==> run G <==
## ALU_Top
module ALU_Top #(parameter Data_In_Width = 16)
(
    input   wire            [Data_In_Width-1 : 0]    A ,      
    input   wire            [Data_In_Width-1 : 0]    B ,      
    input   wire                          [3 : 0]    ALU_FUN,   
    input   wire                                     CLK,
    input   wire                                     RST,
    output  wire      [(2*Data_In_Width)-1 : 0]      Arith_OUT,   
    output  wire                                     Arith_Flag,
    output  wire            [Data_In_Width-1 : 0]    Logic_OUT, 
    output  wire                                     Logic_Flag,
    output  wire                          [1 : 0]    CMP_OUT,
    output  wire                                     CMP_Flag,
    output  wire            [Data_In_Width-1 : 0]    Shift_OUT, 
    output  wire                                     Shift_Flag
);
==> flow/config.mk <==
export PLATFORM = sky130hd
export DESIGN_NAME = ALU_Top
export DESIGN_NICKNAME = ALU_Top
export VERILOG_FILES = /design/flow/design.v
export SDC_FILE = /design/flow/constraint.sdc
export NUM_CORES = 4
export LEC_CHECK = 0
export ABC_AREA = 1
export CAP_MARGIN = 5
export CELL_PAD_IN_SITES_DETAIL_PLACEMENT = 1
export CELL_PAD_IN_SITES_GLOBAL_PLACEMENT = 1
export CORE_ASPECT_RATIO = 1.5
export CORE_MARGIN = 10
export CORE_UTILIZATION = 17
export CTS_CLUSTER_DIAMETER = 83
export GPL_ROUTABILITY_DRIVEN = 1
export GPL_TIMING_DRIVEN = 0
export MAX_ROUTING_LAYER = met4
export PLACE_DENSITY = 0.55
export SLEW_MARGIN = 30
export TNS_END_PERCENT = 65
==> flow/constraint.sdc <==
create_clock -name core_clock -period 49.1 [get_ports {CLK}]
set_input_delay 9.8200 -clock core_clock [delete_from_list [all_inputs] [get_ports {CLK}]]
set_output_delay 9.8200 -clock core_clock [all_outputs]
set_load 0.01 [all_outputs]
run.sh (not shown) runs the stock make flow with config.mk's settings and CLKGATE_MAP_FILE=.
==> run X: changes against run G <==
CAP_MARGIN = 0   (was 5)
CELL_PAD_IN_SITES_DETAIL_PLACEMENT = default   (was 1)
CELL_PAD_IN_SITES_GLOBAL_PLACEMENT = default   (was 1)
CORE_ASPECT_RATIO = default   (was 1.5)
CORE_MARGIN = 2   (was 10)
CORE_UTILIZATION = 72   (was 17)
CTS_CLUSTER_DIAMETER = default   (was 83)
CTS_CLUSTER_SIZE = 11   (was default)
GPL_ROUTABILITY_DRIVEN = default   (was 1)
GPL_TIMING_DRIVEN = default   (was 0)
MAX_ROUTING_LAYER = default   (was met4)
PLACE_DENSITY = 0.43   (was 0.55)
SLEW_MARGIN = 20   (was 30)
TNS_END_PERCENT = 10   (was 65)
==> flow/constraint.sdc (replaced) <==
create_clock -name core_clock -period 61.1 [get_ports {CLK}]
set_input_delay 12.2200 -clock core_clock [delete_from_list [all_inputs] [get_ports {CLK}]]
set_output_delay 12.2200 -clock core_clock [all_outputs]
set_load 0.01 [all_outputs]
==> comparison <==
Run G ran to the end with violations: setup timing. Run X ended with an error in clock tree synthesis. Against run G, the die area of run X is smaller by 77%. Synthesized cell count is the same in run G and run X. Area after synthesis is the same in run G and run X.


==> run a <==
==> flow/design.v <==
module Decoder_2_to_4_Unit
(
    input   wire    [3 : 0] alu_fun,     
    output  reg     arith_En,
    output  reg     logic_En,
    output  reg     cmp_En,
    output  reg     shift_En
);
wire    [1:0]   alu_fun_MSBs = alu_fun[3:2];
always @ (*)
    begin
        case (alu_fun_MSBs)
        2'b00 : begin
                    arith_En = 1'b1;    
                    logic_En = 1'b0;
                    cmp_En = 1'b0;
                    shift_En = 1'b0;
                end 
        2'b01 : begin
                    arith_En = 1'b0;   
                    logic_En = 1'b1;    
                    cmp_En = 1'b0;
                    shift_En = 1'b0;
                end 
        2'b10 : begin
                    arith_En = 1'b0;   
                    logic_En = 1'b0;
                    cmp_En = 1'b1;      
                    shift_En = 1'b0;
                end 
        2'b11 : begin
                    arith_En = 1'b0;   
                    logic_En = 1'b0;
                    cmp_En = 1'b0;
                    shift_En = 1'b1;    
                end 
        endcase
    end
endmodule
module Arithmetic_Unit #(parameter Data_In_Width = 16)
(
    input   wire    signed  [Data_In_Width-1 : 0]    A_in ,      
    input   wire    signed  [Data_In_Width-1 : 0]    B_in ,      
    input   wire                          [3 : 0]    alu_fun,    
    input   wire                                     CLK_in,
    input   wire                                     RST_in,
    input   wire                                     arith_En,
    output  reg         [(2*Data_In_Width)-1 : 0]    arith_out,  
    output  reg                                      arith_flag,
    output  reg                                      over_flow
);
wire    [1:0]   alu_fun_LSBs = alu_fun[1:0];      
reg     [(2*Data_In_Width)-1 : 0]   arith_out_comb;
reg     arith_flag_comb;
reg     over_flow_comb;
always @ (posedge CLK_in or negedge RST_in)   
    begin
        if (!RST_in)
            begin
               arith_out  <= 'sb0; 
               arith_flag <= 1'b0;
               over_flow  <= 1'b0;
            end
        else
            begin
                arith_out  <= arith_out_comb;
                arith_flag <= arith_flag_comb;
                over_flow  <= over_flow_comb;
            end
    end
always @ (*)
    begin
        if (arith_En)
            begin
                arith_flag_comb = 1'b1;
                case (alu_fun_LSBs)
                    2'b00 : {over_flow_comb , arith_out_comb} = A_in + B_in ;
                    2'b10 : {over_flow_comb , arith_out_comb} = A_in * B_in ;
                    2'b01 : {over_flow_comb , arith_out_comb} = A_in - B_in ;
                    2'b11 : begin over_flow_comb = 1'b0; arith_out_comb = (B_in != 'sb0) ? A_in / B_in : 'sb0 ; end   
                endcase
            end
        else
            begin
                arith_flag_comb = 1'b0;
                arith_out_comb = 'sb0;
                over_flow_comb = 1'b0;
            end
    end
endmodule
module Logic_Unit #(parameter Data_In_Width = 16) 
(
    input   wire    [Data_In_Width-1 : 0]    A_in ,    
    input   wire    [Data_In_Width-1 : 0]    B_in ,    
    input   wire                  [3 : 0]    alu_fun,  
    input   wire                             CLK_in,
    input   wire                             RST_in,
    input   wire                             logic_En,
    output  reg    [Data_In_Width-1 : 0]     logic_out, 
    output  reg                              logic_flag
);
wire    [1:0]   alu_fun_LSBs = alu_fun[1:0];      
reg     [Data_In_Width-1 : 0]   logic_out_comb;
reg     logic_flag_comb;
always @ (posedge CLK_in or negedge RST_in)       
    begin
        if (!RST_in)
            begin
                logic_out  <= 'b0;
                logic_flag <= 1'b0;
            end
        else
            begin
                logic_out  <= logic_out_comb;
                logic_flag <= logic_flag_comb;
            end
    end
always @ (*)
    begin
        if (logic_En)
            begin
                logic_flag_comb = 1'b1;
                case (alu_fun_LSBs)
                2'b00 : logic_out_comb = A_in & B_in;    
                2'b01 : logic_out_comb = A_in | B_in;    
                2'b10 : logic_out_comb = ~(A_in & B_in);     
                2'b11 : logic_out_comb = ~(A_in | B_in);     
                endcase
            end
        else
            begin
                logic_flag_comb = 1'b0;
                logic_out_comb = 'b0;
            end
    end
endmodule
module CMP_Unit #(parameter Data_In_Width = 16)
(
    input   wire    signed  [Data_In_Width-1 : 0]    A_in ,      
    input   wire    signed  [Data_In_Width-1 : 0]    B_in ,      
    input   wire                          [3 : 0]    alu_fun,    
    input   wire                                     CLK_in,
    input   wire                                     RST_in,
    input   wire                                     cmp_En,
    output  reg             [1 : 0]                  cmp_out,
    output  reg                                      cmp_flag
);
wire    [1 : 0]   alu_fun_LSBs = alu_fun[1:0];      
reg     [1 : 0]   cmp_out_comb;
reg     cmp_flag_comb;
always @ (posedge CLK_in or negedge RST_in)
    begin
        if (!RST_in)
            begin
                cmp_out  <= 'sb0;
                cmp_flag <= 1'b0;
            end
        else
            begin
                cmp_out  <= cmp_out_comb;
                cmp_flag <= cmp_flag_comb;
            end
    end
always @ (*)
    begin
        if (cmp_En)
            begin
                case (alu_fun_LSBs)
                2'b00 : begin
                            cmp_flag_comb = 1'b0;
                            cmp_out_comb = 'sb0;
                        end
                2'b01 : begin
                            cmp_flag_comb = 1'b1;
                            cmp_out_comb = (A_in == B_in) ? 'sd1 : 'sd0;
                        end
                2'b10 : begin
                            cmp_flag_comb = 1'b1;
                            cmp_out_comb = (A_in > B_in) ?  'sd2 : 'sd0;
                        end
                2'b11 : begin   
                            cmp_flag_comb = 1'b1;
                            cmp_out_comb = (A_in < B_in) ?  'sd3 : 'sd0;
                        end
                endcase
            end
        else
            begin
                cmp_flag_comb = 1'b0;
                cmp_out_comb = 'sb0;
            end
    end
endmodule
module Shift_unit #(parameter Data_In_Width = 16)
(
    input   wire    signed  [Data_In_Width-1 : 0]    A_in ,      
    input   wire    signed  [Data_In_Width-1 : 0]    B_in ,      
    input   wire                          [3 : 0]    alu_fun,    
    input   wire                                     CLK_in,
    input   wire                                     RST_in,
    input   wire                                     shift_En,
    output  reg     signed  [Data_In_Width-1 : 0]    shift_out, 
    output  reg                                      shift_flag
);
wire    [1:0]   alu_fun_LSBs = alu_fun[1:0];      
reg     [Data_In_Width-1 : 0]   shift_out_comb;
reg     shift_flag_comb;
always @ (posedge CLK_in or negedge RST_in)
    begin
        if (!RST_in)
            begin
                shift_out  <= 'sb0;
                shift_flag <= 1'b0;
            end
        else
            begin
                shift_out  <= shift_out_comb;
                shift_flag <= shift_flag_comb;
            end
    end
always @ (*)
    begin
        if (shift_En)
            begin
                shift_flag_comb = 1'b1;
                case (alu_fun_LSBs)
                2'b00 : shift_out_comb = (A_in >> 1'b1);    
                2'b01 : shift_out_comb = (A_in << 1'b1);    
                2'b10 : shift_out_comb = (B_in >> 1'b1);    
                2'b11 : shift_out_comb = (B_in << 1'b1);    
                endcase
            end
        else
            begin
                shift_flag_comb = 1'b0;
                shift_out_comb = 'sb0;
            end
    end
endmodule
module ALU_Top #(parameter Data_In_Width = 16)
(
    input   wire            [Data_In_Width-1 : 0]    A ,      
    input   wire            [Data_In_Width-1 : 0]    B ,      
    input   wire                          [3 : 0]    ALU_FUN,   
    input   wire                                     CLK,
    input   wire                                     RST,
    output  wire      [(2*Data_In_Width)-1 : 0]      Arith_OUT,   
    output  wire                                     Arith_Flag,
    output  wire            [Data_In_Width-1 : 0]    Logic_OUT, 
    output  wire                                     Logic_Flag,
    output  wire                          [1 : 0]    CMP_OUT,
    output  wire                                     CMP_Flag,
    output  wire            [Data_In_Width-1 : 0]    Shift_OUT, 
    output  wire                                     Shift_Flag
);
wire    Arith_Enable;
wire    Logic_Enable;
wire    CMP_Enable;
wire    Shift_Enable;
wire    Over_Flow;
Decoder_2_to_4_Unit ins_Decoder_2_to_4_Unit (
    .alu_fun (ALU_FUN),
    .arith_En (Arith_Enable),
    .logic_En (Logic_Enable),
    .cmp_En (CMP_Enable),
    .shift_En (Shift_Enable)
);
Arithmetic_Unit ins_Arithmetic_Unit (
    .A_in (A),
    .B_in (B),
    .alu_fun (ALU_FUN),
    .CLK_in (CLK),
    .RST_in (RST),
    .arith_En (Arith_Enable),
    .arith_out (Arith_OUT),
    .arith_flag (Arith_Flag),
    .over_flow (Over_Flow)
);
Logic_Unit ins_Logic_unit (
    .A_in (A),
    .B_in (B),
    .alu_fun (ALU_FUN),
    .CLK_in (CLK),
    .RST_in (RST),
    .logic_En (Logic_Enable),
    .logic_out (Logic_OUT),
    .logic_flag (Logic_Flag)
);
CMP_Unit ins_CMP_Unit (
    .A_in (A),
    .B_in (B),
    .alu_fun  (ALU_FUN),
    .CLK_in (CLK),
    .RST_in (RST),
    .cmp_En (CMP_Enable),
    .cmp_out (CMP_OUT),
    .cmp_flag (CMP_Flag)
);
Shift_unit ins_Shift_Unit (
    .A_in (A),
    .B_in (B),
    .alu_fun  (ALU_FUN),
    .CLK_in (CLK),
    .RST_in (RST),
    .shift_En (Shift_Enable),
    .shift_out (Shift_OUT),
    .shift_flag (Shift_Flag)
);
endmodule
==> flow/run.sh <==
#!/bin/bash
# the make line also repeats each setting of config.mk as NAME=value (left out here)
make -C /OpenROAD-flow-scripts/flow DESIGN_CONFIG=/design/flow/config.mk WORK_HOME=/design/flow/orfs CLKGATE_MAP_FILE= finish
==> flow/config.mk <==
export PLATFORM = sky130hd
export DESIGN_NAME = ALU_Top
export DESIGN_NICKNAME = ALU_Top
export VERILOG_FILES = /design/flow/design.v
export SDC_FILE = /design/flow/constraint.sdc
export NUM_CORES = 4
export LEC_CHECK = 0
export CAP_MARGIN = 5
export CELL_PAD_IN_SITES_GLOBAL_PLACEMENT = 1
export CORE_MARGIN = 2
export CORE_UTILIZATION = 45
export PLACE_DENSITY = 0.4
export SLEW_MARGIN = 40
==> flow/constraint.sdc <==
create_clock -name core_clock -period 56.5 [get_ports {CLK}]
set_input_delay 11.3000 -clock core_clock [delete_from_list [all_inputs] [get_ports {CLK}]]
set_output_delay 11.3000 -clock core_clock [all_outputs]
set_load 0.01 [all_outputs]
==> inputs of run b, as changes to run a <==
- CAP_MARGIN: 5 -> 20
- CORE_UTILIZATION: 45 -> 40
- CTS_CLUSTER_SIZE: default -> 56
- HOLD_SLACK_MARGIN: default -> 0.27
- PLACE_DENSITY: 0.4 -> default
- SLEW_MARGIN: 40 -> 20
- TNS_END_PERCENT: default -> 75
==> flow/constraint.sdc (replaced) <==
create_clock -name core_clock -period 85.0 [get_ports {CLK}]
set_input_delay 17.0000 -clock core_clock [delete_from_list [all_inputs] [get_ports {CLK}]]
set_output_delay 17.0000 -clock core_clock [all_outputs]
set_load 0.01 [all_outputs]
==> results <==
|  | run b | run a |
|---|---|---|
| Synthesis-to-layout area growth | 29.39% | 61.52% |
| Multi-In Gates | 5332 | 5336 |
| Clock-pin transition on the worst setup and hold timing paths | 0.08 ns | 0.07 ns |
| Via count of the first global-routing pass | 48076 | 54816 |
| Number of buffers and inverters on the critical path | 48 | 49 |
| Area post-placement | 54550 sq um | 64950 sq um |
| Tightest hold margin | 16.62 ns | 10.95 ns |
| Gr usage total | 34.14% | 38.69% |
| Master of the slowest instance on the critical path | sky130_fd_sc_hd__clkdlybuf4s50_1 | sky130_fd_sc_hd__or4_4 |
| Slack of the critical path | 2.849 ns | -16.02 ns |
| Run status | no timing/DRC/antenna violations | complete, but fails checks |
| Layout check failures | - | negative setup slack |
